==> flow/design.v (excerpt) <==
module CS(clk, reset, X, Y);
	input clk, reset; 
	input [7:0] X;
	output [9:0] Y;
	reg [9:0] X1,X2, X3, X4, X5, X6, X7, X8, X9;
	wire[9:0] avg_w;
	reg [9:0] avg;
	reg [9:0] appr;
	wire[9:0] Y_keep_w;
	reg [9:0] Y;
	reg [12:0] avg_dividend;
	reg [12:0] Y_dividend;
	reg [12:0] total_num;
	reg [9:0] least;
	wire [12:0] avg_dis = 13'd9;
	wire [12:0] Y_dis = 13'd8;
	always @(negedge clk) begin
		if(reset) begin
			X1 <= 0; X2 <= 0; X3 <= 0; X4 <= 0; X5 <= 0; X6 <= 0; X7 <= 0; X8 <= 0; X9 <= 0;
			avg_dividend <= 0;
			total_num <= 0;
		end  
		else begin 
			if (total_num < 9)
				total_num <= total_num + 1;
			X1 <= X2;
			X2 <= X3;
			X3 <= X4;
			X4 <= X5;
			X5 <= X6;
			X6 <= X7;
			X7 <= X8;
			X8 <= X9;
			X9 <= X;
			avg_dividend <= X2+X3+X4+X5+X6+X7+X8+X9+X; 	
		end  
	end  
	calc c1(avg_dividend, avg_dis, avg_w);
	always @(*) begin
		avg = avg_w;
		appr = X1;
		least = 1000;
		if( (avg >= X1) && (avg - X1) < least) begin
			appr = X1;
			least = avg - X1;
		end
		if(avg >= X2 && (avg - X2) < least) begin
			appr = X2;
			least = avg - X2;
		end
		if(avg >= X3 && (avg - X3) < least) begin
			appr = X3;
			least = avg - X3;
		end
		if(avg >= X4 && (avg - X4) < least) begin
			appr = X4;
			least = avg - X4;
		end
		if(avg >= X5 && (avg - X5) < least) begin
			appr = X5;
			least = avg - X5;
		end
		if(avg >= X6 && (avg - X6) < least) begin
			appr = X6;
			least = avg - X6;
		end
		if(avg >= X7 && (avg - X7) < least) begin
			appr = X7;
			least = avg - X7;
		end
		if(avg >= X8 && (avg - X8) < least) begin
			appr = X8;
			least = avg - X8;
		end
		if(avg >= X9 && (avg - X9) < least) begin
			appr = X9;
			least = avg - X9;
		end
		Y_dividend = avg_dividend + avg_dis*appr;
	end  
	calc c2(Y_dividend, Y_dis, Y_keep_w);	
	always @(posedge clk) begin
		if (total_num >= 9)
			Y <= Y_keep_w;
	end 
endmodule
Settings: LEC_CHECK=0, CAP_MARGIN=20, CELL_PAD_IN_SITES_GLOBAL_PLACEMENT=0, CORE_MARGIN=2, CORE_UTILIZATION=72, CTS_CLUSTER_SIZE=66, GPL_ROUTABILITY_DRIVEN=0, HOLD_SLACK_MARGIN=-0.06, MAX_ROUTING_LAYER=met4, PLACE_DENSITY_LB_ADDON=0.04, SETUP_SLACK_MARGIN=1.73, SLEW_MARGIN=20, TNS_END_PERCENT=60; clock period 63.8 ns.
run.sh (not shown) runs the stock make flow with config.mk's settings and CLKGATE_MAP_FILE=.
The baseline died in global routing (5_1_grt) with GRT-0232.
Edit:
- CTS_CLUSTER_SIZE: 66 -> 81
- HOLD_SLACK_MARGIN: -0.06 -> not set
- SETUP_SLACK_MARGIN: 1.73 -> -2.0
What happened: With this change the flow finished with setup timing left; die area stays the same; synthesized area is unchanged; synthesized cell count is unchanged.
Edit:
- ABC_AREA: not set -> 1
- CELL_PAD_IN_SITES_GLOBAL_PLACEMENT: 0 -> 3
- CORE_MARGIN: 2 -> 5
- CORE_UTILIZATION: 72 -> 41
- CTS_CLUSTER_DIAMETER: not set -> 157
- CTS_CLUSTER_SIZE: 81 -> 98
- HOLD_SLACK_MARGIN: not set -> 0.3
- SETUP_SLACK_MARGIN: -2.0 -> -1.89
- TNS_END_PERCENT: 60 -> 5
After rerunning: With this change the flow completed with no timing, DRC or antenna violations. Critical path depth is higher by 45. Utilization goes down by 39 points. Final area is lower by 6.2%. Worst setup slack gets better by 2400 ps. Cell count went up by 19%. Global-route usage fell by 19 points. Die size climbs by 80%. Via count went down by 9.9%. Synthesized area came out lower by about 2.2%.
Edit:
- ABC_AREA: 1 -> not set
- CELL_PAD_IN_SITES_GLOBAL_PLACEMENT: 3 -> 0
- CORE_MARGIN: 5 -> 2
- CORE_UTILIZATION: 41 -> 72
- CTS_CLUSTER_DIAMETER: 157 -> not set
- CTS_CLUSTER_SIZE: 98 -> 66
- HOLD_SLACK_MARGIN: 0.3 -> -0.09
- SETUP_SLACK_MARGIN: -1.89 -> 1.87
- TNS_END_PERCENT: 5 -> 60
The new run stopped in global routing (5_1_grt) on GRT-0232.
Synthesized area increases by about 2.2%.
Synthesized cell count decreases by about 15%.
Die size decreases by about 44%.
Edit:
- ABC_AREA: not set -> 1
- CORE_ASPECT_RATIO: not set -> 0.5
- CORE_MARGIN: 2 -> 5
- CORE_UTILIZATION: 72 -> 41
- CTS_CLUSTER_DIAMETER: not set -> 157
- CTS_CLUSTER_SIZE: 66 -> 98
- HOLD_SLACK_MARGIN: -0.09 -> not set
- SETUP_SLACK_MARGIN: 1.87 -> -1.89
- TNS_END_PERCENT: 60 -> 5
The changed run completed without violations.
Die area grows by well over a third.
Synthesized cell count grows by about a fifth.
Area after synthesis shrinks by a few percent.
Edit:
- ABC_AREA: 1 -> not set
- CELL_PAD_IN_SITES_DETAIL_PLACEMENT: not set -> 2
- CELL_PAD_IN_SITES_GLOBAL_PLACEMENT: 0 -> 2
- CORE_ASPECT_RATIO: 0.5 -> not set
- CORE_UTILIZATION: 41 -> 71
- CTS_CLUSTER_DIAMETER: 157 -> 127
- CTS_CLUSTER_SIZE: 98 -> 66
- PLACE_DENSITY_LB_ADDON: 0.04 -> 0.21
- SETUP_SLACK_MARGIN: -1.89 -> 5.0
- TNS_END_PERCENT: 5 -> 60
Outcome:
- This time the run failed in global placement without I/O (3_1_place_gp_skip_io)
- area after synthesis went up by 2.2%
- synthesized cell count went down by 15%
- die area decreases by 40%

Starting RTL as in the previous note.
==> flow/config.mk <==
export PLATFORM = sky130hd
export DESIGN_NAME = CS
export DESIGN_NICKNAME = CS
export VERILOG_FILES = /design/flow/design.v
export SDC_FILE = /design/flow/constraint.sdc
export NUM_CORES = 4
export LEC_CHECK = 0
export ABC_AREA = 1
export CAP_MARGIN = 5
export CELL_PAD_IN_SITES_GLOBAL_PLACEMENT = 0
export CORE_MARGIN = 2
export CORE_UTILIZATION = 72
export CTS_CLUSTER_DIAMETER = 190
export CTS_CLUSTER_SIZE = 66
export GPL_ROUTABILITY_DRIVEN = 0
export MAX_ROUTING_LAYER = met4
export SETUP_SLACK_MARGIN = 5.0
export SLEW_MARGIN = 20
export TNS_END_PERCENT = 60
==> flow/constraint.sdc <==
create_clock -name core_clock -period 28.3 [get_ports {clk}]
set_input_delay 5.6600 -clock core_clock [delete_from_list [all_inputs] [get_ports {clk}]]
set_output_delay 5.6600 -clock core_clock [all_outputs]
set_load 0.01 [all_outputs]
The baseline failed in detailed placement.
Rerun with:
- CAP_MARGIN: 5 -> 20
- CORE_UTILIZATION: 72 -> 71
- clock period: 28.3 -> 32.7 ns (I/O delays scaled with it)
=> This time the run stopped in clock tree synthesis with DPL-0038. Die size grows by about 1.4%. Synthesized area is unchanged. Synthesized cell count does not change.
